## MazeRunner
module MazeRunner(clk,RST_n,SS_n,MOSI,MISO,SCLK,PWMR,PWML,
                  DIRR,DIRL,IR_EN,BMPL_n,BMPR_n,buzz,
				  buzz_n,RX,LED);
Size in the first run: about 2200 cells after synthesis, ~24 I/O pins, ~22000 sq um of cells after synthesis.
Settings: LEC_CHECK=0, CAP_MARGIN=20, CORE_ASPECT_RATIO=0.97, CORE_MARGIN=2, CORE_UTILIZATION=40, GPL_TIMING_DRIVEN=0, PLACE_DENSITY_LB_ADDON=0.07, SLEW_MARGIN=20; clock period 10.0 ns.
run.sh (not shown) runs the stock make flow with config.mk's settings and CLKGATE_MAP_FILE=.
The starting point went through all stages and came out clean.
Edit:
CORE_ASPECT_RATIO = default   (was 0.97)
CORE_UTILIZATION = 68   (was 40)
GPL_TIMING_DRIVEN = default   (was 0)
PLACE_DENSITY_LB_ADDON = default   (was 0.07)
clock period = 5.09 ns   (was 10.0 ns; I/O delays follow)
Now the flow produced a layout that fails on negative setup slack.
Power climbs by well over a third.
Core utilization climbs by 38 points.
Wire length climbs slightly.
Final area climbs by a few percent.
Count of clock-buffer cells in the layout drops by 4.

MazeRunner again, from the RTL that the note above started with.
clock: 10.0 ns
lec_check: 0
cap_margin: 25
cell_pad_in_sites_detail_placement: 1
core_aspect_ratio: 1.32
core_margin: 8
core_utilization: 18
cts_cluster_diameter: 112
gpl_timing_driven: 0
hold_slack_margin: 0.11
max_routing_layer: met5
place_density_lb_addon: 0.15
setup_slack_margin: 2.27
slew_margin: 35
tns_end_percent: 95
The first run finished clean.
==> next run, changes <==
CAP_MARGIN = 20   (was 25)
CELL_PAD_IN_SITES_DETAIL_PLACEMENT = unset   (was 1)
CORE_ASPECT_RATIO = unset   (was 1.32)
CORE_MARGIN = 2   (was 8)
CORE_UTILIZATION = 67   (was 18)
CTS_CLUSTER_DIAMETER = unset   (was 112)
GPL_TIMING_DRIVEN = unset   (was 0)
HOLD_SLACK_MARGIN = unset   (was 0.11)
MAX_ROUTING_LAYER = unset   (was met5)
PLACE_DENSITY_LB_ADDON = unset   (was 0.15)
SETUP_SLACK_MARGIN = unset   (was 2.27)
SLEW_MARGIN = 20   (was 35)
TNS_END_PERCENT = unset   (was 95)
clock period = 5.12 ns   (was 10.0 ns; I/O delays follow)
The changed run produced a layout that fails on setup timing.
Design area goes up by 1.8%.
Die area came out lower by 74%.
Utilization goes up by 61 points.
Worst setup slack got worse by 3.3 ns.
Power rises by 83%.
Sequential share of layout area fell by 0.67 points.
Global-route usage increases by 22 points.
==> next run, changes <==
ABC_AREA = 1   (was unset)
CORE_UTILIZATION = 72   (was 67)
CTS_CLUSTER_SIZE = 74   (was unset)
MAX_ROUTING_LAYER = met4   (was unset)
PLACE_DENSITY_LB_ADDON = 0.19   (was unset)
SETUP_SLACK_MARGIN = 0.65   (was unset)
After rerunning: The new run completed and failed the layout checks on setup timing; register-to-register slack improved by 0.37 ns; global-route usage increases by 2.5 points; synthesized cell count increases by 16%; wire length increases by 7.1%; first-iteration DRC count increases by 45%; cell area decreases by 0.89%.
==> next run, changes <==
SETUP_SLACK_MARGIN = 1.39   (was 0.65)
SLEW_MARGIN = 0   (was 20)
The new run reached the layout checks and failed them: setup timing.
Worst setup slack loses 0.73 ns.
Global-route usage rose by 3.9 points.
Sequential cell count does not change.
Via count rises by about a fifth.
Synthesized cell count does not change.
Power drops by a few percent.
Sequential power stays flat.
Cell area increases by a few percent.
Combinational power rose by a few percent.
Critical path depth goes down by 10.
==> next run, changes <==
CTS_CLUSTER_SIZE = unset   (was 74)
MAX_ROUTING_LAYER = unset   (was met4)
PLACE_DENSITY = 0.37   (was unset)
PLACE_DENSITY_LB_ADDON = unset   (was 0.19)
SETUP_SLACK_MARGIN = unset   (was 1.39)
SLEW_MARGIN = 20   (was 0)
clock period = 5.28 ns   (was 5.12 ns; I/O delays follow)
=>
- The new run completed, yet does not pass: setup timing
- worst hold slack loses 0.0043 ns
- wire length goes down by 33%
- worst setup slack gets better by 0.82 ns
- utilization came out lower by 7.3 points
- global-route usage drops by 6.3 points
- synthesized cell count does not change
- critical path depth climbs by 10
- design area goes down by 7.9%

Setup of raven:
Starting RTL as in the previous note.
export LEC_CHECK = 0
export ABC_AREA = 1
export CAP_MARGIN = 20
export CORE_MARGIN = 2
export CORE_UTILIZATION = 72
export CTS_CLUSTER_DIAMETER = 389
export CTS_CLUSTER_SIZE = 10
export PLACE_DENSITY_LB_ADDON = 0.1
export SETUP_SLACK_MARGIN = 1.88
export SLEW_MARGIN = 20
create_clock -name core_clock -period 6.42 [get_ports {clk}]
diff inputs: raven => ember
# raven
export LEC_CHECK = 0
export ABC_AREA = 1
export CAP_MARGIN = 20
export CORE_MARGIN = 2
export CORE_UTILIZATION = 72
export CTS_CLUSTER_DIAMETER = 389
export CTS_CLUSTER_SIZE = 10
export PLACE_DENSITY_LB_ADDON = 0.1
export SETUP_SLACK_MARGIN = 1.88
export SLEW_MARGIN = 20
create_clock -name core_clock -period 6.42 [get_ports {clk}]
# ember
export LEC_CHECK = 0
export ABC_AREA = 1
export CAP_MARGIN = 20
export CORE_MARGIN = 2
export CORE_UTILIZATION = 72
export CTS_CLUSTER_SIZE = 74
export PLACE_DENSITY = 0.37
export SLEW_MARGIN = 20
create_clock -name core_clock -period 5.0 [get_ports {clk}]
--- outcome ---
- From the logs: ember reached the end of the flow and failed the layout checks with setup timing.
- The all-layer global routing usage reported for ember is greater than that of raven by 0.35 points.
- Normalized max-slew margin in ember vs raven: down 2.4 points
- Maximum clock skew at final layout was lower in the run labelled ember.
- Area of combinational cells with multiple inputs sits lower in ember than in raven.
- On ember: non-clock buffer count is 19% higher than what raven gave.
- Ratio of final minimum period to clock period: ember > raven
- Re wire length after detailed routing: ember is about 2.2% down on raven.
- Between raven and ember, the difference in core utilization is negligible.
- Of raven and ember, the higher buffering overhead belongs to ember.
- Met2 track utilization from global routing (ember over raven): decrease, 0.55 points
- Compared with raven, ember shows a final instance count without filler cells that is 30 higher.
diff inputs: ember => maple
# ember
export LEC_CHECK = 0
export ABC_AREA = 1
export CAP_MARGIN = 20
export CORE_MARGIN = 2
export CORE_UTILIZATION = 72
export CTS_CLUSTER_SIZE = 74
export PLACE_DENSITY = 0.37
export SLEW_MARGIN = 20
create_clock -name core_clock -period 5.0 [get_ports {clk}]
# maple
export LEC_CHECK = 0
export CAP_MARGIN = 20
export CORE_MARGIN = 2
export CORE_UTILIZATION = 20
export PLACE_DENSITY = 0.6
export SLEW_MARGIN = 20
create_clock -name core_clock -period 10.1 [get_ports {clk}]
==> results <==
- maple ends up with a wire length of the first global-routing pass that is 12% lower than in ember.
- Compared with ember, maple shows a area fraction in compound gates after synthesis that is 1.8 points higher.
- Against ember, site row count in maple rose by more than half.
- Compared with ember, in maple share of total power in sequential cells level, wire length reported by the detailed router moved down, count of multi-input gates moved down, post-synthesis cell count moved down.
- Amount of wire on met2 after detailed routing: maple vs ember down about 30%
- ember: flow complete, layout not clean; failing: setup timing
- Having completed the whole flow, maple delivered a layout that passed the timing, design-rule and antenna checks.
- maple reports a higher synthesized-area fraction occupied by adder cells than ember does.
- Worst setup path category: flip-flop to flip-flop -> ember, input pin to primary output -> maple
#### Input delta (garnet over maple)
# maple
export LEC_CHECK = 0
export CAP_MARGIN = 20
export CORE_MARGIN = 2
export CORE_UTILIZATION = 20
export PLACE_DENSITY = 0.6
export SLEW_MARGIN = 20
create_clock -name core_clock -period 10.1 [get_ports {clk}]
# garnet
export LEC_CHECK = 0
export CAP_MARGIN = 20
export CORE_MARGIN = 2
export CORE_UTILIZATION = 40
export PLACE_DENSITY = 0.6
export SLEW_MARGIN = 20
create_clock -name core_clock -period 10.0 [get_ports {clk}]
### Flow results
Reported for maple and garnet, number of cells on the critical path turned out identical to the last digit. The count of placed standard cells in the final layout, fillers left out in garnet was lower than what maple gave. Compared with maple, in garnet non-clock buffer count fell about 8%, hold slack about even. garnet vs. maple: setup slack after layout up 0.40 ns, total length of routed met3 wires went up.
Power and IR drop assume default switching activity.
